==> flow/config.mk <==
export PLATFORM = sky130hd
export DESIGN_NAME = md5_iter
export DESIGN_NICKNAME = md5_iter
export VERILOG_FILES = /design/flow/design.v
export SDC_FILE = /design/flow/constraint.sdc
export NUM_CORES = 4
export LEC_CHECK = 0
export ABC_AREA = 1
export CAP_MARGIN = 20
export CELL_PAD_IN_SITES_GLOBAL_PLACEMENT = 2
export CORE_ASPECT_RATIO = 0.5
export CORE_MARGIN = 2
export CORE_UTILIZATION = 33
export GPL_ROUTABILITY_DRIVEN = 1
export GPL_TIMING_DRIVEN = 0
export MAX_ROUTING_LAYER = met5
export PLACE_DENSITY = 0.72
export SETUP_SLACK_MARGIN = -0.71
export SLEW_MARGIN = 20
==> flow/run.sh <==
#!/bin/bash
# the make line also repeats each setting of config.mk as NAME=value (left out here)
make -C /OpenROAD-flow-scripts/flow DESIGN_CONFIG=/design/flow/config.mk WORK_HOME=/design/flow/orfs CLKGATE_MAP_FILE= finish
==> flow/constraint.sdc <==
create_clock -name core_clock -period 7.45 [get_ports {clk}]
set_input_delay 1.4900 -clock core_clock [delete_from_list [all_inputs] [get_ports {clk}]]
set_output_delay 1.4900 -clock core_clock [all_outputs]
set_load 0.01 [all_outputs]
==> flow/design.v <==
`timescale 1ns / 1ps
module md5_operation(input [1:0] round, input [3:0] phase, input [511:0] message, input [127:0] current_state, output [127:0] next_state);
	assign next_state = {current_state[31:0], round_operation(round, phase, message, current_state), current_state[95:32]};
	function [4:0] S(input [1:0] round, input [3:0] phase);
		case({round,phase[1:0]})
			4'b00_00: S = 5'd7;
			4'b00_01: S = 5'd12;
			4'b00_10: S = 5'd17;
			4'b00_11: S = 5'd22;
			4'b01_00: S = 5'd5;
			4'b01_01: S = 5'd9;
			4'b01_10: S = 5'd14;
			4'b01_11: S = 5'd20;
			4'b10_00: S = 5'd4;
			4'b10_01: S = 5'd11;
			4'b10_10: S = 5'd16;
			4'b10_11: S = 5'd23;
			4'b11_00: S = 5'd6;
			4'b11_01: S = 5'd10;
			4'b11_10: S = 5'd15;
			4'b11_11: S = 5'd21;
		endcase
	endfunction
	function [3:0] K(input [1:0] round, input [3:0] phase);
		case( {round, phase} )
			6'b00_0000: K = 4'd0; 
			6'b00_0001: K = 4'd1; 
			6'b00_0010: K = 4'd2; 
			6'b00_0011: K = 4'd3; 
			6'b00_0100: K = 4'd4; 
			6'b00_0101: K = 4'd5; 
			6'b00_0110: K = 4'd6; 
			6'b00_0111: K = 4'd7; 
			6'b00_1000: K = 4'd8; 
			6'b00_1001: K = 4'd9; 
			6'b00_1010: K = 4'd10; 
			6'b00_1011: K = 4'd11; 
			6'b00_1100: K = 4'd12; 
			6'b00_1101: K = 4'd13; 
			6'b00_1110: K = 4'd14; 
			6'b00_1111: K = 4'd15; 
			6'b01_0000: K = 4'd1; 
			6'b01_0001: K = 4'd6; 
			6'b01_0010: K = 4'd11; 
			6'b01_0011: K = 4'd0; 
			6'b01_0100: K = 4'd5; 
			6'b01_0101: K = 4'd10; 
			6'b01_0110: K = 4'd15; 
			6'b01_0111: K = 4'd4; 
			6'b01_1000: K = 4'd9; 
			6'b01_1001: K = 4'd14; 
			6'b01_1010: K = 4'd3; 
			6'b01_1011: K = 4'd8; 
			6'b01_1100: K = 4'd13; 
			6'b01_1101: K = 4'd2; 
			6'b01_1110: K = 4'd7; 
			6'b01_1111: K = 4'd12; 
			6'b10_0000: K = 4'd5; 
			6'b10_0001: K = 4'd8; 
			6'b10_0010: K = 4'd11; 
			6'b10_0011: K = 4'd14; 
			6'b10_0100: K = 4'd1; 
			6'b10_0101: K = 4'd4; 
			6'b10_0110: K = 4'd7; 
			6'b10_0111: K = 4'd10; 
			6'b10_1000: K = 4'd13; 
			6'b10_1001: K = 4'd0; 
			6'b10_1010: K = 4'd3; 
			6'b10_1011: K = 4'd6; 
			6'b10_1100: K = 4'd9; 
			6'b10_1101: K = 4'd12; 
			6'b10_1110: K = 4'd15; 
			6'b10_1111: K = 4'd2; 
			6'b11_0000: K = 4'd0; 
			6'b11_0001: K = 4'd7; 
			6'b11_0010: K = 4'd14; 
			6'b11_0011: K = 4'd5; 
			6'b11_0100: K = 4'd12; 
			6'b11_0101: K = 4'd3; 
			6'b11_0110: K = 4'd10; 
			6'b11_0111: K = 4'd1; 
			6'b11_1000: K = 4'd8; 
			6'b11_1001: K = 4'd15; 
			6'b11_1010: K = 4'd6; 
			6'b11_1011: K = 4'd13; 
			6'b11_1100: K = 4'd4; 
			6'b11_1101: K = 4'd11; 
			6'b11_1110: K = 4'd2; 
			default:    K = 4'd9; 
		endcase
	endfunction
	function [31:0] T(input [1:0] round, input [3:0] phase);
		case( {round, phase} )
			6'b00_0000: T = 32'hd76aa478;
			6'b00_0001: T = 32'he8c7b756;
			6'b00_0010: T = 32'h242070db;
			6'b00_0011: T = 32'hc1bdceee;
			6'b00_0100: T = 32'hf57c0faf;
			6'b00_0101: T = 32'h4787c62a;
			6'b00_0110: T = 32'ha8304613;
			6'b00_0111: T = 32'hfd469501;
			6'b00_1000: T = 32'h698098d8;
			6'b00_1001: T = 32'h8b44f7af;
			6'b00_1010: T = 32'hffff5bb1;
			6'b00_1011: T = 32'h895cd7be;
			6'b00_1100: T = 32'h6b901122;
			6'b00_1101: T = 32'hfd987193;
			6'b00_1110: T = 32'ha679438e;
			6'b00_1111: T = 32'h49b40821;
			6'b01_0000: T = 32'hf61e2562;
			6'b01_0001: T = 32'hc040b340;
			6'b01_0010: T = 32'h265e5a51;
			6'b01_0011: T = 32'he9b6c7aa;
			6'b01_0100: T = 32'hd62f105d;
			6'b01_0101: T = 32'h02441453;
			6'b01_0110: T = 32'hd8a1e681;
			6'b01_0111: T = 32'he7d3fbc8;
			6'b01_1000: T = 32'h21e1cde6;
			6'b01_1001: T = 32'hc33707d6;
			6'b01_1010: T = 32'hf4d50d87;
			6'b01_1011: T = 32'h455a14ed;
			6'b01_1100: T = 32'ha9e3e905;
			6'b01_1101: T = 32'hfcefa3f8;
			6'b01_1110: T = 32'h676f02d9;
			6'b01_1111: T = 32'h8d2a4c8a;
			6'b10_0000: T = 32'hfffa3942;
			6'b10_0001: T = 32'h8771f681;
			6'b10_0010: T = 32'h6d9d6122;
			6'b10_0011: T = 32'hfde5380c;
			6'b10_0100: T = 32'ha4beea44;
			6'b10_0101: T = 32'h4bdecfa9;
			6'b10_0110: T = 32'hf6bb4b60;
			6'b10_0111: T = 32'hbebfbc70;
			6'b10_1000: T = 32'h289b7ec6;
			6'b10_1001: T = 32'heaa127fa;
			6'b10_1010: T = 32'hd4ef3085;
			6'b10_1011: T = 32'h04881d05;
			6'b10_1100: T = 32'hd9d4d039;
			6'b10_1101: T = 32'he6db99e5;
			6'b10_1110: T = 32'h1fa27cf8;
			6'b10_1111: T = 32'hc4ac5665;
			6'b11_0000: T = 32'hf4292244;
			6'b11_0001: T = 32'h432aff97;
			6'b11_0010: T = 32'hab9423a7;
			6'b11_0011: T = 32'hfc93a039;
			6'b11_0100: T = 32'h655b59c3;
			6'b11_0101: T = 32'h8f0ccc92;
			6'b11_0110: T = 32'hffeff47d;
			6'b11_0111: T = 32'h85845dd1;
			6'b11_1000: T = 32'h6fa87e4f;
			6'b11_1001: T = 32'hfe2ce6e0;
			6'b11_1010: T = 32'ha3014314;
			6'b11_1011: T = 32'h4e0811a1;
			6'b11_1100: T = 32'hf7537e82;
			6'b11_1101: T = 32'hbd3af235;
			6'b11_1110: T = 32'h2ad7d2bb;
			6'b11_1111: T = 32'heb86d391;
			default:    T = 32'hxxxxxxxx;
		endcase
	endfunction
	function [31:0] round_operation(input [1:0] round, input [3:0] phase, input [511:0] message, input [127:0] current_state);
		reg [31:0] a, b, c, d;
		reg [31:0] before_shift;
		begin
			{a, b, c, d} = current_state;
			case(round)
				2'b00:   before_shift = (b&c | ~b&d);    
				2'b01:   before_shift = (b&d | c& ~d);   
				2'b10:   before_shift = (b ^ c ^ d);     
				default: before_shift = (c ^ (b | ~d));  
			endcase
			before_shift = before_shift + a + message[480-32*K(round,phase) +: 32] + T(round, phase);
			round_operation = b + ((before_shift << S(round, phase)) | (before_shift >> (32-S(round, phase))));
		end
	endfunction
endmodule
`timescale 1ns / 1ps
module md5_iter(output wire [127:0] digest_o, output reg valid, output reg [63:0] value, input clk, rst, input [63:0] message, input new_message);
	reg [1:0] round;
	reg [3:0] phase;
	reg [127:0] digest;
	wire [511:0] padded_message;
	reg [127:0] current_state;
	wire [127:0] next_state;
	reg idle;
	always @ (posedge clk) begin
		if( rst ) begin
			round <= 2'd0;
			phase <= 4'd0;
			valid <= 1'b0;
			current_state <= {32'h67452301, 32'hefcdab89, 32'h98badcfe, 32'h10325476};
			digest <= 128'd0;
			value <= 128'd0;
			idle <= 1'b1;
		end
		else begin
			if( idle ) begin
				round <= 2'd0;
				phase <= 4'd0;
				current_state <= {32'h67452301, 32'hefcdab89, 32'h98badcfe, 32'h10325476};
				idle <= ~new_message;
				if( new_message ) begin
					value <= message;
					valid <= 1'b0;
					digest <= 128'd0;
				end
			end
			else begin
				phase <= phase + 4'd1;
				if( phase == 4'd15 ) begin
					round <= round + 2'd1;
					if( round == 2'd3 ) begin
						valid <= 1'b1;
						digest <= {next_state[127:96]+32'h67452301, next_state[95:64]+32'hefcdab89,  next_state[63:32]+32'h98badcfe, next_state[31:0]+32'h10325476};
						idle <= 1'b1;
					end
				end
				current_state <= next_state;
			end
		end
	end
	md5_operation md50(.round(round), .phase(phase), .message(padded_message), .current_state(current_state), .next_state(next_state));
    assign digest_o[127:96] = {digest[103:96], digest[111:104], digest[119:112], digest[127:120]};
	assign digest_o[95:64] =  {digest[71:64], digest[79:72], digest[87:80], digest[95:88]};
	assign digest_o[63:32] =  {digest[39:32], digest[47:40], digest[55:48], digest[63:56]};
	assign digest_o[31:0] =  {digest[7:0], digest[15:8], digest[23:16], digest[31:24]};
	assign padded_message = {
		message[39:32], message[47:40], message[55:48], message[63:56],
		message[7:0], message[15:8], message[23:16], message[31:24],
		24'd0, 8'b10000000, 352'd0, 24'd0, 8'd64, 32'd0};
endmodule
==> results of run 1 <==
cell type report:
class,instances,area (um2)
fill,8490,43010
multi-input combinational,3385,20950
sequential,328,6585
timing repair buffer,439,4033
inverter,482,1877
tap,1087,1360
clock buffer,55,1095
buffer,183,1010
clock inverter,9,90.09
antenna,1,2.502
layer usage:
metal	global-route usage, %	up-vias	part of all wire, %
li1	-	15470	-
met1	48.88	16290	45
met2	51.15	1669	41
met3	10.14	299	11
met4	11.89	2	3.8
met5	0	-	0.0085
what timing repair did:
item,in CTS,in global routing
endpoints found under the setup margin,64,29
setup buffers,123,61
cloned,3,3
gates resized,628,286
pin swaps,147,172
==> impl_table.tex, run 1 <==
% Generated from flow reports
\begin{tabular}{lr}
\hline
Metric & Value \\
\hline
\multicolumn{2}{l}{\textbf{Run}} \\
\quad Max-capacitance violation count & 0 \\
\quad OpenROAD warnings & 47 \\
\multicolumn{2}{l}{\textbf{Worst hold path}} \\
\quad Path category of the worst min-delay check & flip-flop to flip-flop \\
\quad WHS Path Cells & 2 \\
\quad End point of the most critical hold path & digest[79]\$\_SDFFE\_PP0P\_ \\
\quad Hold Startpoint & digest[79]\$\_SDFFE\_PP0P\_ \\
\multicolumn{2}{l}{\textbf{Setup path}} \\
\quad Delay-heaviest family, CP & simple AND/OR/NAND/NOR gates \\
\quad Endpoint of the lowest-slack register-to-register path & digest[91]\$\_SDFFE\_PP0P\_ \\
\quad R2R Path Start & phase[0]\$\_SDFF\_PP0\_ \\
\quad Number of cells on the worst reg-to-reg path & 50 \\
\quad Arrival time of data at the critical path endpoint & 8.93 ns \\
\quad Category of the worst setup path capture point & flip-flop \\
\quad Critical path peak fanout & 6 \\
\quad Start-to-end type of the worst setup path & flip-flop to flip-flop \\
\quad Endpoint required time on the critical path & 7.98 ns \\
\quad Sort of element at the start of the critical path & flip-flop \\
\quad Logic depth of the worst path, buffers included & 50 \\
\quad Slowest-stage cell, CP & fa\_1 \\
\quad Maximum single-stage delay on the critical path & 0.57 ns \\
\quad Worst R2R Setup Slack & -0.95 ns \\
\quad Critical path capture point & digest[91]\$\_SDFFE\_PP0P\_ \\
\quad Cell with the most instances on the worst path & nand2\_1 \\
\quad Worst path buffer plus inverter count & 9 \\
\quad Launching instance or port of the critical path & phase[0]\$\_SDFF\_PP0\_ \\
\multicolumn{2}{l}{\textbf{Yosys}} \\
\quad Net Count, Synth & 4611 \\
\quad Async S/R FF share, synth & 0\% \\
\quad AND-OR/OR-AND Cells, Area Fraction & 21.60\% \\
\quad Mux area share & 0.1862\% \\
\quad Cell type with the largest total area after synthesis & dfxtp\_1 \\
\quad Area share of the leading cell type in the synthesized netlist & 24.43\% \\
\quad Area fraction in and, or, nand and nor cells after synthesis & 33.07\% \\
\quad Yosys top cell by instances & nand2\_1 \\
\quad Main area contributors & dfxtp\_1 (24\%), nand2\_1 (16\%), o21ai\_0 (7.6\%), nor2\_1 (7.0\%), a21oi\_1 (6.8\%) \\
\quad Gate Count Post-Synth & 4390 \\
\quad Average size of a mapped cell & 6.123 um2 \\
\quad Number of different library cells in the post-synthesis netlist & 69 \\
\quad Predominant post-synthesis flop cell & dfxtp\_1 \\
\quad Cell count listed in synth\_stat.txt & 4390 \\
\quad Seq share, synth & 24.43\% \\
\quad Chip Area, Yosys & 26880 um2 \\
\quad Cell types with the highest counts after synthesis & nand2\_1 (1141), nor2\_1 (502), inv\_1 (457), o21ai\_0 (410), a21oi\_1 (363) \\
\quad Xor+xnor area frac & 2.043\% \\
\quad Post-synthesis instance area & 26880 um2 \\
\quad Total number of yosys warnings & 2 \\
\quad FA/HA/MAJ Cells, Area Fraction & 8.956\% \\
\quad Dominant comb cell & simple AND/OR/NAND/NOR gates \\
\quad Post-synth EDFFs & 0 \\
\quad Yosys reg bits & 328 \\
\multicolumn{2}{l}{\textbf{Global routing}} \\
\quad Wire length of the first global-routing pass & 214700 um \\
\quad Gr ovfl total & 0 \\
\quad Antenna violations before repair & 4 \\
\quad Total routing resource utilization after global routing & 35.01\% \\
\quad Largest net degree at the start of global routing & 29 \\
\quad Vias in the first global route & 31200 \\
\multicolumn{2}{l}{\textbf{Timing}} \\
\quad Worst slew pin tran & 1.225 ns \\
\quad Fin. Hold Viols & 0 \\
\quad Shortest period the worst path allows & 8.404 ns \\
\quad Max-slew violation count & 0 \\
\quad Final worst slack & -0.9538 ns \\
\quad Upper clock frequency limit & 119.0 MHz \\
\quad Clock tree skew after final layout & 0.03084 ns \\
\quad Relative slew slack & 18.33\% \\
\quad Minimum hold slack & 0.4613 ns \\
\quad Final tally of setup violations & 38 \\
\quad Setup TNS & -19.69 ns \\
\quad Portion of the clock cycle consumed by the worst path in the final layout & 112.8\% \\
\quad RSZ-0062 raised after global routing & true \\
\multicolumn{2}{l}{\textbf{Finish}} \\
\quad Final layout net count & 5077 \\
\quad Number of non-filler instances in the completed layout & 5969 \\
\quad Area Overhead vs Synth & 37.66\% \\
\quad Summed area of non-filler cells in the final layout & 37000 um2 \\
\quad End-of-flow core utilization & 46.25\% \\
\multicolumn{2}{l}{\textbf{Status}} \\
\quad Failing layout criteria & negative setup slack \\
\quad Result of the run & finished with violations \\
\multicolumn{2}{l}{\textbf{Placement}} \\
\quad GPL Wtd Cong & 1.016 \\
\quad Worst setup slack after placement & -4.680 ns \\
\quad DP Cell Count & 5741 \\
\quad Port bufs & 259 \\
\quad Placed instance area & 30940 um2 \\
\quad Placed wire-length estimate & 121300 um \\
\multicolumn{2}{l}{\textbf{CTS}} \\
\quad Clk sink count & 328 \\
\quad Clock latency at the later pin of the worst-skew pair & 0.60 ns \\
\quad Number of clock buffers inserted by TritonCTS & 37 \\
\quad H-tree lvl count & 2 \\
\quad Cell at the root of the clock tree & clkbuf\_16 \\
\quad Clock input transition at the sequential cells of the worst setup and hold paths & 0.07 ns \\
\quad Quantity of hold-fixing buffers added after cts & 0 \\
\quad Clock tree from TritonCTS & built \\
\quad Max Buffers Root-to-Sink & 3 \\
\multicolumn{2}{l}{\textbf{Floorplan}} \\
\quad Core area & 80010 um2 \\
\quad Initial core utilization & 33.59\% \\
\quad Area of the die & 83890 um2 \\
\quad \# IOs & 260 \\
\quad Number of standard-cell rows in the floorplan & 73 \\
\quad Die outline height & 205.8 um \\
\quad Die Wd & 407.6 um \\
\multicolumn{2}{l}{\textbf{Detailed routing}} \\
\quad DR vias & 33730 \\
\quad Drc violations & 0 \\
\quad Via-to-Cell Ratio & 5.651 \\
\quad Number of nets with antenna violations after routing & 0 \\
\quad Number of DRC markers in iteration 0 & 3608 \\
\quad DR pass1 iterations & 6 \\
\quad Wirelength per Cell & 25.75 um \\
\quad Final WL & 153700 um \\
\hline
\end{tabular}
==> run 2, diff against run 1 <==
Settings changed: ABC_AREA 1 to 0, CORE_ASPECT_RATIO 0.5 to default, HOLD_SLACK_MARGIN from default to -0.03, MAX_ROUTING_LAYER met5 to met4, SETUP_SLACK_MARGIN -0.71 to 1.06, TNS_END_PERCENT from default to 75.
==> run 2 against run 1 <==
Still fails the layout checks on negative setup slack; first-iteration DRC count fell by 16%; final area rose by 3.3%; sequential share of layout area fell by 0.58 points; count of clock-buffer cells in the layout fell by 2; area after synthesis rose by 3.0%; global-route usage fell by 0.89 points; worst setup slack got worse by 1.2 ns; synthesized cell count fell by 14%.
==> impl_table.tex, run 2 <==
% Generated from flow reports
\begin{tabular}{lr}
\hline
Metric & Value \\
\hline
\multicolumn{2}{l}{\textbf{Setup path}} \\
\quad Endpoint required time on the critical path & 7.91 ns \\
\quad Slowest-stage cell, CP & clkbuf\_1 \\
\quad Launching instance or port of the critical path & phase[1]\$\_SDFF\_PP0\_ \\
\quad Critical path peak fanout & 10 \\
\quad Category of the worst setup path capture point & flip-flop \\
\quad Arrival time of data at the critical path endpoint & 10.03 ns \\
\quad Endpoint of the lowest-slack register-to-register path & digest[95]\$\_SDFFE\_PP0P\_ \\
\quad Logic depth of the worst path, buffers included & 37 \\
\quad Number of cells on the worst reg-to-reg path & 37 \\
\quad Sort of element at the start of the critical path & flip-flop \\
\quad Delay-heaviest family, CP & AND-OR/OR-AND gates \\
\quad R2R Path Start & phase[1]\$\_SDFF\_PP0\_ \\
\quad Critical path capture point & digest[95]\$\_SDFFE\_PP0P\_ \\
\quad Worst R2R Setup Slack & -2.12 ns \\
\quad Maximum single-stage delay on the critical path & 0.63 ns \\
\quad Worst path buffer plus inverter count & 5 \\
\quad Start-to-end type of the worst setup path & flip-flop to flip-flop \\
\multicolumn{2}{l}{\textbf{Floorplan}} \\
\quad Die Wd & 293.7 um \\
\quad Number of standard-cell rows in the floorplan & 106 \\
\quad Core area & 83420 um2 \\
\quad Area of the die & 86260 um2 \\
\quad Die outline height & 293.7 um \\
\quad \# IOs & 260 \\
\quad Initial core utilization & 33.20\% \\
\multicolumn{2}{l}{\textbf{Yosys}} \\
\quad Mux area share & 6.722\% \\
\quad Chip Area, Yosys & 27700 um2 \\
\quad Total number of yosys warnings & 2 \\
\quad Cell count listed in synth\_stat.txt & 3790 \\
\quad Number of different library cells in the post-synthesis netlist & 93 \\
\quad FA/HA/MAJ Cells, Area Fraction & 8.692\% \\
\quad Yosys reg bits & 328 \\
\quad Post-synthesis instance area & 27700 um2 \\
\quad Yosys top cell by instances & nand2\_1 \\
\quad Xor+xnor area frac & 6.293\% \\
\quad Seq share, synth & 23.71\% \\
\quad Dominant comb cell & AND-OR/OR-AND gates \\
\quad Cell types with the highest counts after synthesis & nand2\_1 (597), a21oi\_1 (374), dfxtp\_1 (328), nor2\_1 (312), clkbuf\_1 (265) \\
\quad Main area contributors & dfxtp\_1 (24\%), nand2\_1 (8.1\%), a21oi\_1 (6.8\%), fa\_1 (4.6\%), nor2\_1 (4.2\%) \\
\quad Predominant post-synthesis flop cell & dfxtp\_1 \\
\quad Average size of a mapped cell & 7.308 um2 \\
\quad Area share of the leading cell type in the synthesized netlist & 23.71\% \\
\quad Async S/R FF share, synth & 0\% \\
\quad Gate Count Post-Synth & 3790 \\
\quad Post-synth EDFFs & 0 \\
\quad Area fraction in and, or, nand and nor cells after synthesis & 22.40\% \\
\quad AND-OR/OR-AND Cells, Area Fraction & 25.48\% \\
\quad Net Count, Synth & 4011 \\
\quad Cell type with the largest total area after synthesis & dfxtp\_1 \\
\multicolumn{2}{l}{\textbf{CTS}} \\
\quad Quantity of hold-fixing buffers added after cts & 0 \\
\quad H-tree lvl count & 2 \\
\quad Cell at the root of the clock tree & clkbuf\_16 \\
\quad Clock input transition at the sequential cells of the worst setup and hold paths & 0.07 ns \\
\quad Max Buffers Root-to-Sink & 3 \\
\quad Clock tree from TritonCTS & built \\
\quad Clock latency at the later pin of the worst-skew pair & 0.58 ns \\
\quad Number of clock buffers inserted by TritonCTS & 39 \\
\quad Clk sink count & 328 \\
\multicolumn{2}{l}{\textbf{Timing}} \\
\quad Final tally of setup violations & 60 \\
\quad Worst slew pin tran & 1.217 ns \\
\quad Fin. Hold Viols & 0 \\
\quad RSZ-0062 raised after global routing & true \\
\quad Final worst slack & -2.120 ns \\
\quad Clock tree skew after final layout & 0.02385 ns \\
\quad Upper clock frequency limit & 104.5 MHz \\
\quad Relative slew slack & 18.86\% \\
\quad Shortest period the worst path allows & 9.570 ns \\
\quad Portion of the clock cycle consumed by the worst path in the final layout & 128.5\% \\
\quad Max-slew violation count & 0 \\
\quad Setup TNS & -78.77 ns \\
\multicolumn{2}{l}{\textbf{Finish}} \\
\quad MI comb area & 22360 um2 \\
\quad Final layout net count & 4512 \\
\quad Area Overhead vs Synth & 38.04\% \\
\quad Fill cell total of the finished layout & 8571 \\
\quad Area taken by flip-flops and latches & 6581 um2 \\
\multicolumn{2}{l}{\textbf{Detailed routing}} \\
\quad Via-to-Cell Ratio & 5.826 \\
\quad Final WL & 149400 um \\
\quad Number of DRC markers in iteration 0 & 3042 \\
\quad Number of nets with antenna violations after routing & 0 \\
\quad Wirelength per Cell & 27.65 um \\
\quad Drc violations & 0 \\
\quad DR vias & 31490 \\
\quad DR pass1 iterations & 6 \\
\multicolumn{2}{l}{\textbf{Placement}} \\
\quad Port bufs & 258 \\
\quad Placed wire-length estimate & 114800 um \\
\quad Worst setup slack after placement & -4.129 ns \\
\quad GPL Wtd Cong & 1.006 \\
\multicolumn{2}{l}{\textbf{Worst hold path}} \\
\quad Hold Startpoint & value[45]\$\_SDFFE\_PP0P\_ \\
\quad WHS Path Cells & 2 \\
\quad Path category of the worst min-delay check & flip-flop to flip-flop \\
\quad End point of the most critical hold path & value[45]\$\_SDFFE\_PP0P\_ \\
\multicolumn{2}{l}{\textbf{Global routing}} \\
\quad Antenna violations before repair & 3 \\
\quad Total routing resource utilization after global routing & 34.12\% \\
\quad Largest net degree at the start of global routing & 15 \\
\quad Gr ovfl total & 0 \\
\quad Wire length of the first global-routing pass & 211300 um \\
\quad Vias in the first global route & 29610 \\
\multicolumn{2}{l}{\textbf{Run}} \\
\quad Max-capacitance violation count & 0 \\
\quad OpenROAD warnings & 47 \\
\multicolumn{2}{l}{\textbf{Status}} \\
\quad Failing layout criteria & negative setup slack \\
\quad Result of the run & finished with violations \\
\hline
\end{tabular}
[run 2: final cells by class]
| class | count | share of cell area (%) |
|---|---|---|
| Clock buffer | 53 | 2.906 |
| Antenna cell | 6 | 0.03927 |
| Multi-Input combinational cell | 2980 | 58.49 |
| Timing Repair Buffer | 460 | 11.17 |
| Buffer | 338 | 4.654 |
| Tap cell | 1080 | 3.535 |
| Sequential cell | 328 | 17.21 |
| Inverter | 144 | 1.515 |
| Clock inverter | 15 | 0.4778 |
[run 2: layer usage]
metal  wire [um]  up-vias  track usage, %  part of all wire [%]
met5           0        -               -                     0
met4        5420        0           10.02                   3.6
met1       65420    15430           45.82                    44
met2       67370     1420           53.49                    45
li1            -    14360               -                     -
met3       11220      278           4.486                   7.5
[run 2: repair_timing]
action,CTS,global route
setup buffers,120,76
endpoints found under the setup margin,64,64
cloned,5,0
resized,400,232
pin swaps,137,108
[run 2: through the flow]
| stage | util, % | instance area, um2 | hold slack [ns] | cells |
|---|---|---|---|---|
| 2_1_floorplan | - | 28480 | 0.4672 | 3790 |
| 3_3_place_gp | 38.85 | 32410 | 0.4419 | 5128 |
| 3_5_place_dp | 38.88 | 32430 | 0.4459 | 5129 |
| 4_1_cts | 43.83 | 36560 | 0.4540 | 5322 |
| 5_1_grt | 45.81 | 38220 | 0.4704 | 5399 |
| 6_report | 45.83 | 38230 | 0.4510 | 5404 |
==> run 3, diff against run 2 <==
Settings changed: ABC_AREA 0 to 1, CELL_PAD_IN_SITES_GLOBAL_PLACEMENT 2 to 0, CORE_UTILIZATION 33 to 70, CTS_CLUSTER_SIZE from default to 27, GPL_TIMING_DRIVEN 0 to 1, HOLD_SLACK_MARGIN -0.03 to default, MAX_ROUTING_LAYER met4 to met5, PLACE_DENSITY 0.72 to default, PLACE_DENSITY_LB_ADDON from default to 0.08, SETUP_SLACK_MARGIN 1.06 to -0.66, TNS_END_PERCENT 75 to default.
Clock period 7.45 ns to 6.64 ns, I/O delays scaled along.
==> run 3 against run 2 <==
Synthesized cell count increased by 16%; die area is 54% lower; the run now fails in 4_1_cts; area after synthesis shrank 2.9%.
==> impl_table.tex, run 3 <==
% Yosys + OpenROAD metrics
\begin{tabular}{lr}
\hline
Metric & Value \\
\hline
\multicolumn{2}{l}{\textbf{Yosys}} \\
\quad Number of different library cells in the post-synthesis netlist & 69 \\
\quad Yosys top cell by instances & nand2\_1 \\
\quad Dominant comb cell & simple AND/OR/NAND/NOR gates \\
\quad Yosys reg bits & 328 \\
\quad Area fraction in and, or, nand and nor cells after synthesis & 33.07\% \\
\quad Async S/R FF share, synth & 0\% \\
\quad Post-synthesis instance area & 26880 um2 \\
\quad Chip Area, Yosys & 26880 um2 \\
\quad Total number of yosys warnings & 2 \\
\quad Post-synth EDFFs & 0 \\
\quad Net Count, Synth & 4611 \\
\quad Gate Count Post-Synth & 4390 \\
\quad Area share of the leading cell type in the synthesized netlist & 24.43\% \\
\quad Cell type with the largest total area after synthesis & dfxtp\_1 \\
\quad FA/HA/MAJ Cells, Area Fraction & 8.956\% \\
\quad Xor+xnor area frac & 2.043\% \\
\quad Main area contributors & dfxtp\_1 (24\%), nand2\_1 (16\%), o21ai\_0 (7.6\%), nor2\_1 (7.0\%), a21oi\_1 (6.8\%) \\
\quad Cell count listed in synth\_stat.txt & 4390 \\
\quad Predominant post-synthesis flop cell & dfxtp\_1 \\
\quad Cell types with the highest counts after synthesis & nand2\_1 (1141), nor2\_1 (502), inv\_1 (457), o21ai\_0 (410), a21oi\_1 (363) \\
\quad Seq share, synth & 24.43\% \\
\quad Average size of a mapped cell & 6.123 um2 \\
\quad Mux area share & 0.1862\% \\
\quad AND-OR/OR-AND Cells, Area Fraction & 21.60\% \\
\multicolumn{2}{l}{\textbf{Placement}} \\
\quad GPL Wtd Cong & 1.360 \\
\quad DP Cell Count & 5807 \\
\quad Port bufs & 259 \\
\quad Placed instance area & 35920 um2 \\
\quad Placed wire-length estimate & 108900 um \\
\multicolumn{2}{l}{\textbf{Floorplan}} \\
\quad Area of the die & 39980 um2 \\
\quad Die Wd & 200.0 um \\
\quad Core area & 37760 um2 \\
\quad \# IOs & 260 \\
\quad Number of standard-cell rows in the floorplan & 71 \\
\quad Initial core utilization & 71.19\% \\
\quad Die outline height & 200.0 um \\
\multicolumn{2}{l}{\textbf{Status}} \\
\quad Error that halted the flow & [ERROR DPL-0038] Utilization greater than 100\%, impossible to legalize \\
\quad Result of the run & aborted with a tool error \\
\quad Stage at which the run stopped & 4\_1\_cts \\
\hline
\end{tabular}
## run 3: stage by stage
step | TNS, ns | setup WS, ns
floorplan | -15.55 | -0.8674
global placement | -62.08 | -1.670
detailed placement | -98.68 | -2.347
==> run 4, diff against run 3 <==
Settings changed: CORE_UTILIZATION 70 to 58, CTS_CLUSTER_SIZE 27 to default, MAX_ROUTING_LAYER met5 to met4, PLACE_DENSITY_LB_ADDON 0.08 to default, SETUP_SLACK_MARGIN -0.66 to 1.77.
Clock period 6.64 ns to 6.58 ns, I/O delays scaled along.
==> run 4 against run 3 <==
The flow stops in 5_1_grt; area after synthesis unchanged; die area grew 20%; synthesized cell count unchanged.
==> impl_table.tex, run 4 <==
% Yosys + OpenROAD metrics
\begin{tabular}{lr}
\hline
Metric & Value \\
\hline
\multicolumn{2}{l}{\textbf{Yosys}} \\
\quad Total number of yosys warnings & 2 \\
\quad Dominant comb cell & simple AND/OR/NAND/NOR gates \\
\quad Area share of the leading cell type in the synthesized netlist & 24.43\% \\
\quad Number of different library cells in the post-synthesis netlist & 69 \\
\quad Post-synthesis instance area & 26880 um2 \\
\quad Net Count, Synth & 4611 \\
\quad Yosys reg bits & 328 \\
\quad Cell types with the highest counts after synthesis & nand2\_1 (1141), nor2\_1 (502), inv\_1 (457), o21ai\_0 (410), a21oi\_1 (363) \\
\quad Chip Area, Yosys & 26880 um2 \\
\quad Yosys top cell by instances & nand2\_1 \\
\quad Gate Count Post-Synth & 4390 \\
\quad Mux area share & 0.1862\% \\
\quad AND-OR/OR-AND Cells, Area Fraction & 21.60\% \\
\quad Main area contributors & dfxtp\_1 (24\%), nand2\_1 (16\%), o21ai\_0 (7.6\%), nor2\_1 (7.0\%), a21oi\_1 (6.8\%) \\
\quad FA/HA/MAJ Cells, Area Fraction & 8.956\% \\
\quad Predominant post-synthesis flop cell & dfxtp\_1 \\
\quad Cell count listed in synth\_stat.txt & 4390 \\
\quad Async S/R FF share, synth & 0\% \\
\quad Xor+xnor area frac & 2.043\% \\
\quad Area fraction in and, or, nand and nor cells after synthesis & 33.07\% \\
\quad Average size of a mapped cell & 6.123 um2 \\
\quad Post-synth EDFFs & 0 \\
\quad Cell type with the largest total area after synthesis & dfxtp\_1 \\
\quad Seq share, synth & 24.43\% \\
\multicolumn{2}{l}{\textbf{Floorplan}} \\
\quad Die outline height & 219.3 um \\
\quad Core area & 45580 um2 \\
\quad Area of the die & 48080 um2 \\
\quad \# IOs & 260 \\
\quad Die Wd & 219.3 um \\
\quad Number of standard-cell rows in the floorplan & 78 \\
\quad Initial core utilization & 58.98\% \\
\multicolumn{2}{l}{\textbf{Placement}} \\
\quad Placed instance area & 36510 um2 \\
\quad Worst setup slack after placement & -1.907 ns \\
\quad Placed wire-length estimate & 96550 um \\
\quad GPL Wtd Cong & 1.234 \\
\quad Port bufs & 259 \\
\multicolumn{2}{l}{\textbf{Status}} \\
\quad Result of the run & aborted with a tool error \\
\quad Error that halted the flow & [ERROR GRT-0116] Global routing finished with congestion. Check the congestion regions in the DRC Viewer. \\
\quad Stage at which the run stopped & 5\_1\_grt \\
\multicolumn{2}{l}{\textbf{CTS}} \\
\quad Max Buffers Root-to-Sink & 3 \\
\quad Number of clock buffers inserted by TritonCTS & 36 \\
\quad H-tree lvl count & 2 \\
\quad Quantity of hold-fixing buffers added after cts & 0 \\
\quad Clk sink count & 328 \\
\quad Cell at the root of the clock tree & clkbuf\_16 \\
\multicolumn{2}{l}{\textbf{Global routing}} \\
\quad Total routing resource utilization after global routing & 69.33\% \\
\quad Gr ovfl total & 13 \\
\hline
\end{tabular}
-- run 4: per-stage QoR --
step                hold WS (ns)  cells
floorplan                 0.4520   4390
global placement          0.4415   5942
detailed placement        0.4548   5942
CTS                       0.4640   6086
-- run 4: repair_timing --
action / in CTS
pin swaps: 186
buffers inserted: 82
endpoints found under the setup margin: 64
gates resized: 523
-- run 4: metal layers --
layer  overflow  track usage, %
met5          -               -
met2          5           89.18
met1          0           66.91
met3          1           48.73
met4          7           66.53
==> run 5, diff against run 4 <==
Settings changed: ABC_AREA 1 to default, CELL_PAD_IN_SITES_GLOBAL_PLACEMENT 0 to default, CORE_UTILIZATION 58 to 21, GPL_ROUTABILITY_DRIVEN 1 to default, GPL_TIMING_DRIVEN 1 to default, MAX_ROUTING_LAYER met4 to default, SETUP_SLACK_MARGIN 1.77 to default.
Clock period 6.58 ns to 15.7 ns, I/O delays scaled along.
==> run 5 against run 4 <==
Now clean on timing, DRC and antenna; area after synthesis is 3.0% higher; synthesized cell count decreased by 14%; die area grew to 2.8 times the previous value.
==> impl_table.tex, run 5 <==
% Generated from flow reports
\begin{tabular}{lr}
\hline
Metric & Value \\
\hline
\multicolumn{2}{l}{\textbf{Status}} \\
\quad Result of the run & no timing/DRC/antenna violations \\
\multicolumn{2}{l}{\textbf{CTS}} \\
\quad H-tree lvl count & 2 \\
\quad Clk sink count & 328 \\
\quad Post-CTS setup buffer count & 0 \\
\quad Number of clock buffers inserted by TritonCTS & 37 \\
\quad Quantity of hold-fixing buffers added after cts & 0 \\
\quad Max Buffers Root-to-Sink & 3 \\
\quad Cell at the root of the clock tree & clkbuf\_16 \\
\quad Gates resized, CTS repair & 0 \\
\quad Clock latency at the later pin of the worst-skew pair & 0.61 ns \\
\quad Clock tree from TritonCTS & built \\
\quad Clock input transition at the sequential cells of the worst setup and hold paths & 0.07 ns \\
\multicolumn{2}{l}{\textbf{Setup path}} \\
\quad Sort of element at the start of the critical path & flip-flop \\
\quad Arrival time of data at the critical path endpoint & 12.50 ns \\
\quad Slowest-stage cell, CP & a22oi\_4 \\
\quad Logic depth of the worst path, buffers included & 44 \\
\quad R2R Path Start & phase[0]\$\_SDFF\_PP0\_ \\
\quad Cell with the most instances on the worst path & nand2\_1 \\
\quad Endpoint of the lowest-slack register-to-register path & digest[88]\$\_SDFFE\_PP0P\_ \\
\quad Category of the worst setup path capture point & flip-flop \\
\quad Maximum single-stage delay on the critical path & 0.71 ns \\
\quad Delay-heaviest family, CP & AND-OR/OR-AND gates \\
\quad Endpoint required time on the critical path & 16.21 ns \\
\quad Worst R2R Setup Slack & 3.71 ns \\
\quad Launching instance or port of the critical path & phase[0]\$\_SDFF\_PP0\_ \\
\quad Critical path capture point & digest[88]\$\_SDFFE\_PP0P\_ \\
\quad Worst path buffer plus inverter count & 7 \\
\quad Number of cells on the worst reg-to-reg path & 44 \\
\quad Start-to-end type of the worst setup path & flip-flop to flip-flop \\
\quad Critical path peak fanout & 28 \\
\multicolumn{2}{l}{\textbf{Yosys}} \\
\quad Area fraction in and, or, nand and nor cells after synthesis & 22.40\% \\
\quad Total number of yosys warnings & 2 \\
\quad Post-synth EDFFs & 0 \\
\quad Yosys top cell by instances & nand2\_1 \\
\quad Gate Count Post-Synth & 3790 \\
\quad Dominant comb cell & AND-OR/OR-AND gates \\
\quad Async S/R FF share, synth & 0\% \\
\quad Seq share, synth & 23.71\% \\
\quad Average size of a mapped cell & 7.308 um2 \\
\quad Cell types with the highest counts after synthesis & nand2\_1 (597), a21oi\_1 (374), dfxtp\_1 (328), nor2\_1 (312), clkbuf\_1 (265) \\
\quad Cell count listed in synth\_stat.txt & 3790 \\
\quad Number of different library cells in the post-synthesis netlist & 93 \\
\quad AND-OR/OR-AND Cells, Area Fraction & 25.48\% \\
\quad Predominant post-synthesis flop cell & dfxtp\_1 \\
\quad Net Count, Synth & 4011 \\
\quad Yosys reg bits & 328 \\
\quad Cell type with the largest total area after synthesis & dfxtp\_1 \\
\quad Area share of the leading cell type in the synthesized netlist & 23.71\% \\
\quad FA/HA/MAJ Cells, Area Fraction & 8.692\% \\
\quad Mux area share & 6.722\% \\
\quad Main area contributors & dfxtp\_1 (24\%), nand2\_1 (8.1\%), a21oi\_1 (6.8\%), fa\_1 (4.6\%), nor2\_1 (4.2\%) \\
\quad Chip Area, Yosys & 27700 um2 \\
\quad Xor+xnor area frac & 6.293\% \\
\quad Post-synthesis instance area & 27700 um2 \\
\multicolumn{2}{l}{\textbf{Global routing}} \\
\quad Vias in the first global route & 26190 \\
\quad Gr ovfl total & 0 \\
\quad Antenna violations before repair & 0 \\
\quad Total routing resource utilization after global routing & 16.40\% \\
\quad Largest net degree at the start of global routing & 87 \\
\quad Wire length of the first global-routing pass & 172100 um \\
\multicolumn{2}{l}{\textbf{Timing}} \\
\quad Shortest period the worst path allows & 11.99 ns \\
\quad Setup TNS & 0 ns \\
\quad Worst slew pin tran & 1.084 ns \\
\quad RSZ-0062 raised after global routing & false \\
\quad Final tally of setup violations & 0 \\
\quad Minimum hold slack & 0.4525 ns \\
\quad Upper clock frequency limit & 83.39 MHz \\
\quad Portion of the clock cycle consumed by the worst path in the final layout & 76.38\% \\
\quad Relative slew slack & 27.76\% \\
\quad Clock tree skew after final layout & 0.03690 ns \\
\quad Fin. Hold Viols & 0 \\
\quad Max-slew violation count & 0 \\
\multicolumn{2}{l}{\textbf{Detailed routing}} \\
\quad Drc violations & 0 \\
\quad Count of inserted antenna diode cells & 0 \\
\quad Number of DRC markers in iteration 0 & 3291 \\
\quad Final WL & 116800 um \\
\quad Wirelength per Cell & 20.94 um \\
\quad DR vias & 28790 \\
\quad DR pass1 iterations & 6 \\
\quad Number of nets with antenna violations after routing & 0 \\
\quad Via-to-Cell Ratio & 5.161 \\
\multicolumn{2}{l}{\textbf{Run}} \\
\quad OpenROAD warnings & 44 \\
\quad Max-capacitance violation count & 0 \\
\multicolumn{2}{l}{\textbf{Floorplan}} \\
\quad Die outline height & 367.2 um \\
\quad Die Wd & 367.2 um \\
\quad Area of the die & 134800 um2 \\
\quad Number of standard-cell rows in the floorplan & 133 \\
\quad \# IOs & 260 \\
\quad Core area & 131100 um2 \\
\quad Initial core utilization & 21.12\% \\
\multicolumn{2}{l}{\textbf{Finish}} \\
\quad Final layout net count & 4018 \\
\quad Area Overhead vs Synth & 18.90\% \\
\quad Summed area of non-filler cells in the final layout & 32930 um2 \\
\quad End-of-flow core utilization & 25.11\% \\
\multicolumn{2}{l}{\textbf{Placement}} \\
\quad Placed instance area & 31610 um2 \\
\quad Placed wire-length estimate & 87420 um \\
\quad GPL Wtd Cong & 0.9625 \\
\quad Port bufs & 259 \\
\multicolumn{2}{l}{\textbf{Worst hold path}} \\
\quad End point of the most critical hold path & value[20]\$\_SDFFE\_PP0P\_ \\
\quad Path category of the worst min-delay check & flip-flop to flip-flop \\
\quad Hold Startpoint & value[20]\$\_SDFFE\_PP0P\_ \\
\quad WHS Path Cells & 2 \\
\hline
\end{tabular}
## run 5: per-stage QoR
| stage | std cells | worst slack (ns) |
|---|---|---|
| 3_3_place_gp | 5513 | 3.717 |
| 2_1_floorplan | 3790 | 5.339 |
| 6_report | 5579 | 3.709 |
| 5_1_grt | 5579 | 2.961 |
| 4_1_cts | 5579 | 3.831 |
| 3_5_place_dp | 5513 | 3.601 |
## run 5: final cells by class
type,instances,area (um2)
clock buffers,51,1080
clock inverters,15,240.2
fillers,14490,98200
inverters,144,540.5
multi-input cells,2980,19350
flip-flops and latches,328,6578
well taps,1755,2196
repair buffers,306,2947
## run 5: routing by layer
| metal | share of wire (%) | global-route usage [%] |
|---|---|---|
| met1 | 47 | 24.65 |
| met2 | 41 | 23.74 |
| met3 | 9.0 | 2.809 |
| met4 | 2.6 | 4.264 |
| met5 | 0 | 0 |
==> run 6, diff against run 5 <==
Settings changed: CORE_UTILIZATION 21 to 40, CTS_CLUSTER_DIAMETER from default to 103, MAX_ROUTING_LAYER from default to met4, PLACE_DENSITY from default to 0.51, SETUP_SLACK_MARGIN from default to -0.79.
Clock period 15.7 ns to 10.0 ns, I/O delays scaled along.
==> run 6 against run 5 <==
The layout now fails its checks (negative setup slack); non-clock buffer count up 491; critical path depth down 3; via count up 7.5%; final cell count down 6.0%; critical path type is now primary input to flip-flop.
==> impl_table.tex, run 6 <==
% Generated from flow reports
\begin{tabular}{lr}
\hline
Metric & Value \\
\hline
\multicolumn{2}{l}{\textbf{Yosys}} \\
\quad Post-synthesis instance area & 27700 um2 \\
\quad Yosys reg bits & 328 \\
\quad Total number of yosys warnings & 2 \\
\quad Yosys top cell by instances & nand2\_1 \\
\quad Dominant comb cell & AND-OR/OR-AND gates \\
\quad Predominant post-synthesis flop cell & dfxtp\_1 \\
\quad Number of different library cells in the post-synthesis netlist & 93 \\
\quad AND-OR/OR-AND Cells, Area Fraction & 25.48\% \\
\quad Async S/R FF share, synth & 0\% \\
\quad Seq share, synth & 23.71\% \\
\quad Chip Area, Yosys & 27700 um2 \\
\quad Gate Count Post-Synth & 3790 \\
\quad Area share of the leading cell type in the synthesized netlist & 23.71\% \\
\quad Area fraction in and, or, nand and nor cells after synthesis & 22.40\% \\
\quad Main area contributors & dfxtp\_1 (24\%), nand2\_1 (8.1\%), a21oi\_1 (6.8\%), fa\_1 (4.6\%), nor2\_1 (4.2\%) \\
\quad Post-synth EDFFs & 0 \\
\quad Net Count, Synth & 4011 \\
\quad FA/HA/MAJ Cells, Area Fraction & 8.692\% \\
\quad Cell types with the highest counts after synthesis & nand2\_1 (597), a21oi\_1 (374), dfxtp\_1 (328), nor2\_1 (312), clkbuf\_1 (265) \\
\quad Cell type with the largest total area after synthesis & dfxtp\_1 \\
\quad Cell count listed in synth\_stat.txt & 3790 \\
\quad Mux area share & 6.722\% \\
\quad Xor+xnor area frac & 6.293\% \\
\quad Average size of a mapped cell & 7.308 um2 \\
\multicolumn{2}{l}{\textbf{Setup path}} \\
\quad Start-to-end type of the worst setup path & primary input to flip-flop \\
\quad Critical path peak fanout & 5 \\
\quad Cell with the most instances on the worst path & nand2\_1 \\
\quad Logic depth of the worst path, buffers included & 41 \\
\quad Number of cells on the worst reg-to-reg path & 46 \\
\quad R2R Path Start & phase[0]\$\_SDFF\_PP0\_ \\
\quad Maximum single-stage delay on the critical path & 0.47 ns \\
\quad Critical path capture point & digest[80]\$\_SDFFE\_PP0P\_ \\
\quad Endpoint required time on the critical path & 10.45 ns \\
\quad Slowest-stage cell, CP & fa\_1 \\
\quad Arrival time of data at the critical path endpoint & 10.66 ns \\
\quad Sort of element at the start of the critical path & primary input \\
\quad Delay-heaviest family, CP & AND-OR/OR-AND gates \\
\quad Worst R2R Setup Slack & -0.19 ns \\
\quad Category of the worst setup path capture point & flip-flop \\
\quad Worst path buffer plus inverter count & 7 \\
\quad Endpoint of the lowest-slack register-to-register path & digest[80]\$\_SDFFE\_PP0P\_ \\
\quad Launching instance or port of the critical path & message[57] \\
\multicolumn{2}{l}{\textbf{CTS}} \\
\quad Clk sink count & 328 \\
\quad H-tree lvl count & 2 \\
\quad Number of clock buffers inserted by TritonCTS & 37 \\
\quad Quantity of hold-fixing buffers added after cts & 0 \\
\quad Cell at the root of the clock tree & clkbuf\_16 \\
\quad Clock input transition at the sequential cells of the worst setup and hold paths & 0.06 ns \\
\quad Clock latency at the later pin of the worst-skew pair & 0.57 ns \\
\quad Clock tree from TritonCTS & built \\
\quad Max Buffers Root-to-Sink & 3 \\
\multicolumn{2}{l}{\textbf{Timing}} \\
\quad Portion of the clock cycle consumed by the worst path in the final layout & 102.1\% \\
\quad Relative slew slack & 24.85\% \\
\quad Final worst slack & -0.2096 ns \\
\quad Shortest period the worst path allows & 10.21 ns \\
\quad Clock tree skew after final layout & 0.03302 ns \\
\quad Upper clock frequency limit & 97.95 MHz \\
\quad Fin. Hold Viols & 0 \\
\quad Worst slew pin tran & 1.122 ns \\
\quad Final tally of setup violations & 13 \\
\quad Setup TNS & -1.625 ns \\
\quad Max-slew violation count & 0 \\
\multicolumn{2}{l}{\textbf{Global routing}} \\
\quad Vias in the first global route & 29910 \\
\quad Largest net degree at the start of global routing & 97 \\
\quad Wire length of the first global-routing pass & 188900 um \\
\quad Total routing resource utilization after global routing & 36.05\% \\
\quad Gr ovfl total & 0 \\
\quad Antenna violations before repair & 0 \\
\multicolumn{2}{l}{\textbf{Floorplan}} \\
\quad \# IOs & 260 \\
\quad Number of standard-cell rows in the floorplan & 96 \\
\quad Core area & 68590 um2 \\
\quad Initial core utilization & 40.38\% \\
\quad Area of the die & 71360 um2 \\
\quad Die Wd & 267.1 um \\
\quad Die outline height & 267.1 um \\
\multicolumn{2}{l}{\textbf{Detailed routing}} \\
\quad Number of nets with antenna violations after routing & 0 \\
\quad DR pass1 iterations & 6 \\
\quad Count of inserted antenna diode cells & 0 \\
\quad Drc violations & 0 \\
\quad DR vias & 30960 \\
\quad Number of DRC markers in iteration 0 & 3156 \\
\quad Wirelength per Cell & 24.62 um \\
\quad Final WL & 129100 um \\
\quad Via-to-Cell Ratio & 5.906 \\
\multicolumn{2}{l}{\textbf{Run}} \\
\quad OpenROAD warnings & 44 \\
\quad Max-capacitance violation count & 0 \\
\multicolumn{2}{l}{\textbf{Finish}} \\
\quad End-of-flow core utilization & 51.94\% \\
\quad Final layout net count & 4509 \\
\quad Area Overhead vs Synth & 28.61\% \\
\quad Number of non-filler instances in the completed layout & 5243 \\
\multicolumn{2}{l}{\textbf{Worst hold path}} \\
\quad Path category of the worst min-delay check & flip-flop to flip-flop \\
\quad Hold Startpoint & value[21]\$\_SDFFE\_PP0P\_ \\
\quad End point of the most critical hold path & value[21]\$\_SDFFE\_PP0P\_ \\
\quad WHS Path Cells & 2 \\
\multicolumn{2}{l}{\textbf{Placement}} \\
\quad DP Cell Count & 5179 \\
\quad Placed wire-length estimate & 100400 um \\
\quad GPL Wtd Cong & 0.9873 \\
\quad Port bufs & 259 \\
\multicolumn{2}{l}{\textbf{Status}} \\
\quad Result of the run & finished with violations \\
\quad Failing layout criteria & negative setup slack \\
\hline
\end{tabular}
-- run 6: per-stage QoR --
stage	setup slack (ns)	hold WS (ns)	area (um2)
6_report	-0.2096	0.4518	35620
5_1_grt	-0.7720	0.4736	35620
2_1_floorplan	0.4232	0.4672	27700
3_3_place_gp	-0.7546	0.4406	34320
4_1_cts	-0.2396	0.4539	35600
3_5_place_dp	-0.7429	0.4457	34320
-- run 6: metal layers --
layer  share of wire [%]  wire length, um  track usage [%]
met3                 7.2             9237            5.370
met4                 4.7             6029            15.02
met1                  42            54830            45.74
met2                  46            58980            57.27
met5                   0                0                -
-- run 6: final cells by class --
cell class / count / area (um2)
fill: 6738 / 32970
multi-input combinational: 2980 / 19350
timing repair buffer: 797 / 6708
sequential: 328 / 6576
tap: 931 / 1165
clock buffer: 54 / 1122
inverter: 144 / 540.5
clock inverter: 9 / 156.4
-- run 6: timing repair --
item / CTS / global route
buffers inserted: 0 / 1
hold endpoints to repair: 0 / 0
setup endpoints to repair: 0 / 10
gates resized: 0 / 4
==> run 7, diff against run 6 <==
Settings changed: CORE_UTILIZATION 40 to 60, CTS_CLUSTER_DIAMETER 103 to default, CTS_CLUSTER_SIZE from default to 100, MAX_ROUTING_LAYER met4 to default, PLACE_DENSITY 0.51 to default, SETUP_SLACK_MARGIN -0.79 to default.
Clock period 10.0 ns to 9.4 ns, I/O delays scaled along.
==> run 7 against run 6 <==
The run now fails in 5_1_grt; synthesized cell count unchanged; area after synthesis did not move; die area decreased by 33%.
==> impl_table.tex, run 7 <==
% Yosys + OpenROAD metrics
\begin{tabular}{lr}
\hline
Metric & Value \\
\hline
\multicolumn{2}{l}{\textbf{Yosys}} \\
\quad Cell type with the largest total area after synthesis & dfxtp\_1 \\
\quad Yosys top cell by instances & nand2\_1 \\
\quad FA/HA/MAJ Cells, Area Fraction & 8.692\% \\
\quad Mux area share & 6.722\% \\
\quad Area fraction in and, or, nand and nor cells after synthesis & 22.40\% \\
\quad Seq share, synth & 23.71\% \\
\quad Total number of yosys warnings & 2 \\
\quad Net Count, Synth & 4011 \\
\quad Post-synthesis instance area & 27700 um2 \\
\quad Average size of a mapped cell & 7.308 um2 \\
\quad Yosys reg bits & 328 \\
\quad Dominant comb cell & AND-OR/OR-AND gates \\
\quad Number of different library cells in the post-synthesis netlist & 93 \\
\quad AND-OR/OR-AND Cells, Area Fraction & 25.48\% \\
\quad Cell types with the highest counts after synthesis & nand2\_1 (597), a21oi\_1 (374), dfxtp\_1 (328), nor2\_1 (312), clkbuf\_1 (265) \\
\quad Xor+xnor area frac & 6.293\% \\
\quad Async S/R FF share, synth & 0\% \\
\quad Post-synth EDFFs & 0 \\
\quad Chip Area, Yosys & 27700 um2 \\
\quad Cell count listed in synth\_stat.txt & 3790 \\
\quad Main area contributors & dfxtp\_1 (24\%), nand2\_1 (8.1\%), a21oi\_1 (6.8\%), fa\_1 (4.6\%), nor2\_1 (4.2\%) \\
\quad Gate Count Post-Synth & 3790 \\
\quad Area share of the leading cell type in the synthesized netlist & 23.71\% \\
\quad Predominant post-synthesis flop cell & dfxtp\_1 \\
\multicolumn{2}{l}{\textbf{Placement}} \\
\quad Placed instance area & 34490 um2 \\
\quad GPL Wtd Cong & 1.128 \\
\quad Port bufs & 259 \\
\quad Worst setup slack after placement & -1.216 ns \\
\quad Placed wire-length estimate & 92350 um \\
\multicolumn{2}{l}{\textbf{Status}} \\
\quad Error that halted the flow & [ERROR GRT-0232] Routing congestion too high. Check the congestion heatmap in the GUI. \\
\quad Stage at which the run stopped & 5\_1\_grt \\
\quad Result of the run & aborted with a tool error \\
\multicolumn{2}{l}{\textbf{CTS}} \\
\quad Max Buffers Root-to-Sink & 3 \\
\quad Cell at the root of the clock tree & clkbuf\_16 \\
\quad Number of clock buffers inserted by TritonCTS & 36 \\
\quad Clk sink count & 328 \\
\quad H-tree lvl count & 2 \\
\quad Quantity of hold-fixing buffers added after cts & 0 \\
\multicolumn{2}{l}{\textbf{Floorplan}} \\
\quad Core area & 45480 um2 \\
\quad Area of the die & 47900 um2 \\
\quad Die Wd & 218.9 um \\
\quad Die outline height & 218.9 um \\
\quad \# IOs & 260 \\
\quad Initial core utilization & 60.90\% \\
\quad Number of standard-cell rows in the floorplan & 78 \\
\multicolumn{2}{l}{\textbf{Global routing}} \\
\quad Total routing resource utilization after global routing & 72.36\% \\
\quad Gr ovfl total & 138 \\
\hline
\end{tabular}
run 7: repair_timing:
item	in CTS
cloned	1
endpoints found under the setup margin	28
pin swaps	35
hold endpoints to repair	0
gates resized	108
buffers inserted	10
run 7: metal layers:
layer	track usage [%]	overflow
met5	36.04	2
met4	67.30	69
met3	54.18	3
met2	89.86	62
met1	74.32	2
run 7: stage by stage:
step | std cells
after detailed placement | 4932
after CTS | 5008
after floorplan | 3790
after global placement | 4932
==> run 8, diff against run 7 <==
Settings changed: CORE_UTILIZATION 60 to 58, CTS_CLUSTER_SIZE 100 to 53, SETUP_SLACK_MARGIN from default to -0.49, SLEW_MARGIN 20 to 25.
Clock period 9.4 ns to 8.1 ns, I/O delays scaled along.
==> run 8 against run 7 <==
The flow again stops in 5_1_grt; synthesized cell count stayed put; area after synthesis unchanged; die area is 3.4% higher.
==> impl_table.tex, run 8 <==
% Yosys + OpenROAD metrics
\begin{tabular}{lr}
\hline
Metric & Value \\
\hline
\multicolumn{2}{l}{\textbf{CTS}} \\
\quad Clk sink count & 328 \\
\quad Number of clock buffers inserted by TritonCTS & 36 \\
\quad Max Buffers Root-to-Sink & 3 \\
\quad Quantity of hold-fixing buffers added after cts & 0 \\
\quad H-tree lvl count & 2 \\
\quad Cell at the root of the clock tree & clkbuf\_16 \\
\multicolumn{2}{l}{\textbf{Yosys}} \\
\quad Post-synthesis instance area & 27700 um2 \\
\quad FA/HA/MAJ Cells, Area Fraction & 8.692\% \\
\quad Main area contributors & dfxtp\_1 (24\%), nand2\_1 (8.1\%), a21oi\_1 (6.8\%), fa\_1 (4.6\%), nor2\_1 (4.2\%) \\
\quad Yosys top cell by instances & nand2\_1 \\
\quad Seq share, synth & 23.71\% \\
\quad Cell type with the largest total area after synthesis & dfxtp\_1 \\
\quad Cell count listed in synth\_stat.txt & 3790 \\
\quad Cell types with the highest counts after synthesis & nand2\_1 (597), a21oi\_1 (374), dfxtp\_1 (328), nor2\_1 (312), clkbuf\_1 (265) \\
\quad Predominant post-synthesis flop cell & dfxtp\_1 \\
\quad Area share of the leading cell type in the synthesized netlist & 23.71\% \\
\quad Gate Count Post-Synth & 3790 \\
\quad Average size of a mapped cell & 7.308 um2 \\
\quad Total number of yosys warnings & 2 \\
\quad Async S/R FF share, synth & 0\% \\
\quad Yosys reg bits & 328 \\
\quad AND-OR/OR-AND Cells, Area Fraction & 25.48\% \\
\quad Area fraction in and, or, nand and nor cells after synthesis & 22.40\% \\
\quad Number of different library cells in the post-synthesis netlist & 93 \\
\quad Mux area share & 6.722\% \\
\quad Xor+xnor area frac & 6.293\% \\
\quad Chip Area, Yosys & 27700 um2 \\
\quad Dominant comb cell & AND-OR/OR-AND gates \\
\quad Post-synth EDFFs & 0 \\
\quad Net Count, Synth & 4011 \\
\multicolumn{2}{l}{\textbf{Floorplan}} \\
\quad Die outline height & 222.5 um \\
\quad Area of the die & 49520 um2 \\
\quad \# IOs & 260 \\
\quad Die Wd & 222.5 um \\
\quad Number of standard-cell rows in the floorplan & 80 \\
\quad Initial core utilization & 58.38\% \\
\quad Core area & 47450 um2 \\
\multicolumn{2}{l}{\textbf{Placement}} \\
\quad DP Cell Count & 5178 \\
\quad Placed wire-length estimate & 94820 um \\
\quad Port bufs & 259 \\
\quad Placed instance area & 36670 um2 \\
\quad Worst setup slack after placement & -1.790 ns \\
\quad GPL Wtd Cong & 1.113 \\
\multicolumn{2}{l}{\textbf{Status}} \\
\quad Result of the run & aborted with a tool error \\
\quad Stage at which the run stopped & 5\_1\_grt \\
\hline
\end{tabular}
## run 8: repair_timing
action	4_1_cts
gates resized	189
buffers inserted	51
hold endpoints to repair	0
endpoints found under the setup margin	50
pin swaps	98
cloned	1
## run 8: per-stage QoR
stage / hold WS (ns)
after floorplan: 0.4672
after global placement: 0.4408
after detailed placement: 0.4520
after CTS: 0.4548
==> run 9, diff against run 8 <==
Settings changed: ABC_AREA from default to 1, CELL_PAD_IN_SITES_GLOBAL_PLACEMENT from default to 0, CTS_CLUSTER_SIZE 53 to default, GPL_ROUTABILITY_DRIVEN from default to 1, GPL_TIMING_DRIVEN from default to 1, MAX_ROUTING_LAYER from default to met5, SETUP_SLACK_MARGIN -0.49 to 1.06, SLEW_MARGIN 25 to 20.
Clock period 8.1 ns to 9.62 ns, I/O delays scaled along.
==> run 9 against run 8 <==
Now clean on timing, DRC and antenna; area after synthesis decreased by 2.9%; synthesized cell count grew 16%; die area down 2.9%.
==> impl_table.tex, run 9 <==
% Generated from flow reports
\begin{tabular}{lr}
\hline
Metric & Value \\
\hline
\multicolumn{2}{l}{\textbf{Status}} \\
\quad Result of the run & no timing/DRC/antenna violations \\
\multicolumn{2}{l}{\textbf{Yosys}} \\
\quad Chip Area, Yosys & 26880 um2 \\
\quad Area share of the leading cell type in the synthesized netlist & 24.43\% \\
\quad AND-OR/OR-AND Cells, Area Fraction & 21.60\% \\
\quad Cell type with the largest total area after synthesis & dfxtp\_1 \\
\quad FA/HA/MAJ Cells, Area Fraction & 8.956\% \\
\quad Gate Count Post-Synth & 4390 \\
\quad Area fraction in and, or, nand and nor cells after synthesis & 33.07\% \\
\quad Mux area share & 0.1862\% \\
\quad Yosys top cell by instances & nand2\_1 \\
\quad Cell types with the highest counts after synthesis & nand2\_1 (1141), nor2\_1 (502), inv\_1 (457), o21ai\_0 (410), a21oi\_1 (363) \\
\quad Post-synthesis instance area & 26880 um2 \\
\quad Main area contributors & dfxtp\_1 (24\%), nand2\_1 (16\%), o21ai\_0 (7.6\%), nor2\_1 (7.0\%), a21oi\_1 (6.8\%) \\
\quad Async S/R FF share, synth & 0\% \\
\multicolumn{2}{l}{\textbf{CTS}} \\
\quad Clock input transition at the sequential cells of the worst setup and hold paths & 0.06 ns \\
\quad Clock tree from TritonCTS & built \\
\quad Clock latency at the later pin of the worst-skew pair & 0.59 ns \\
\quad H-tree lvl count & 2 \\
\quad Max Buffers Root-to-Sink & 3 \\
\quad Cell at the root of the clock tree & clkbuf\_16 \\
\multicolumn{2}{l}{\textbf{Setup path}} \\
\quad Worst R2R Setup Slack & 0.89 ns \\
\quad R2R Path Start & phase[2]\$\_SDFF\_PP0\_ \\
\quad Worst path buffer plus inverter count & 6 \\
\quad Category of the worst setup path capture point & flip-flop \\
\quad Endpoint of the lowest-slack register-to-register path & digest[95]\$\_SDFFE\_PP0P\_ \\
\quad Start-to-end type of the worst setup path & primary input to flip-flop \\
\quad Launching instance or port of the critical path & message[29] \\
\quad Number of cells on the worst reg-to-reg path & 48 \\
\quad Arrival time of data at the critical path endpoint & 9.33 ns \\
\multicolumn{2}{l}{\textbf{Detailed routing}} \\
\quad Via-to-Cell Ratio & 6.333 \\
\quad Number of DRC markers in iteration 0 & 5299 \\
\quad DR vias & 34100 \\
\multicolumn{2}{l}{\textbf{Global routing}} \\
\quad Wire length of the first global-routing pass & 172400 um \\
\quad Largest net degree at the start of global routing & 99 \\
\quad Antenna violations before repair & 3 \\
\quad Gr ovfl total & 0 \\
\quad Total routing resource utilization after global routing & 46.63\% \\
\quad Vias in the first global route & 30560 \\
\quad Met3 capacity usage during global routing & 14.22\% \\
\multicolumn{2}{l}{\textbf{Timing}} \\
\quad Shortest period the worst path allows & 8.815 ns \\
\quad RSZ-0062 raised after global routing & true \\
\quad Setup TNS & 0 ns \\
\quad Max-slew violation count & 0 \\
\quad Relative slew slack & 29.77\% \\
\quad Clock tree skew after final layout & 0.03149 ns \\
\quad Final worst slack & 0.8054 ns \\
\quad Upper clock frequency limit & 113.4 MHz \\
\quad Minimum hold slack & 0.4628 ns \\
\quad Fin. Hold Viols & 0 \\
\multicolumn{2}{l}{\textbf{Worst hold path}} \\
\quad WHS Path Cells & 2 \\
\quad Path category of the worst min-delay check & flip-flop to flip-flop \\
\multicolumn{2}{l}{\textbf{Floorplan}} \\
\quad Die outline height & 219.3 um \\
\quad Die Wd & 219.3 um \\
\quad Area of the die & 48080 um2 \\
\quad Initial core utilization & 58.98\% \\
\multicolumn{2}{l}{\textbf{Run}} \\
\quad OpenROAD warnings & 47 \\
\multicolumn{2}{l}{\textbf{Placement}} \\
\quad GPL Wtd Cong & 1.196 \\
\quad Worst setup slack after placement & 0.2970 ns \\
\quad Placed wire-length estimate & 86920 um \\
\multicolumn{2}{l}{\textbf{Finish}} \\
\quad Summed area of non-filler cells in the final layout & 34620 um2 \\
\hline
\end{tabular}
[run 9: cell type report]
| type | count | area (um2) |
|---|---|---|
| inverter | 482 | 1838 |
| antenna | 2 | 5.005 |
| fill | 3611 | 10960 |
| timing repair buffer | 520 | 4693 |
| sequential | 328 | 6573 |
| clock inverter | 18 | 315.3 |
| multi-input combinational | 3384 | 19420 |
| clock buffer | 50 | 1025 |
| tap | 600 | 750.7 |
[run 9: metal layers]
metal	up-vias	routed length, um
li1	15260	-
met3	727	16660
met5	-	13
met4	2	11250
met1	15500	41140
met2	2610	50550
[run 9: what timing repair did]
item / CTS / global route
pin swaps: 3 / 150
gates resized: 59 / 423
setup endpoints to repair: 27 / 42
setup buffers: 9 / 49
gates cloned: 0 / 2
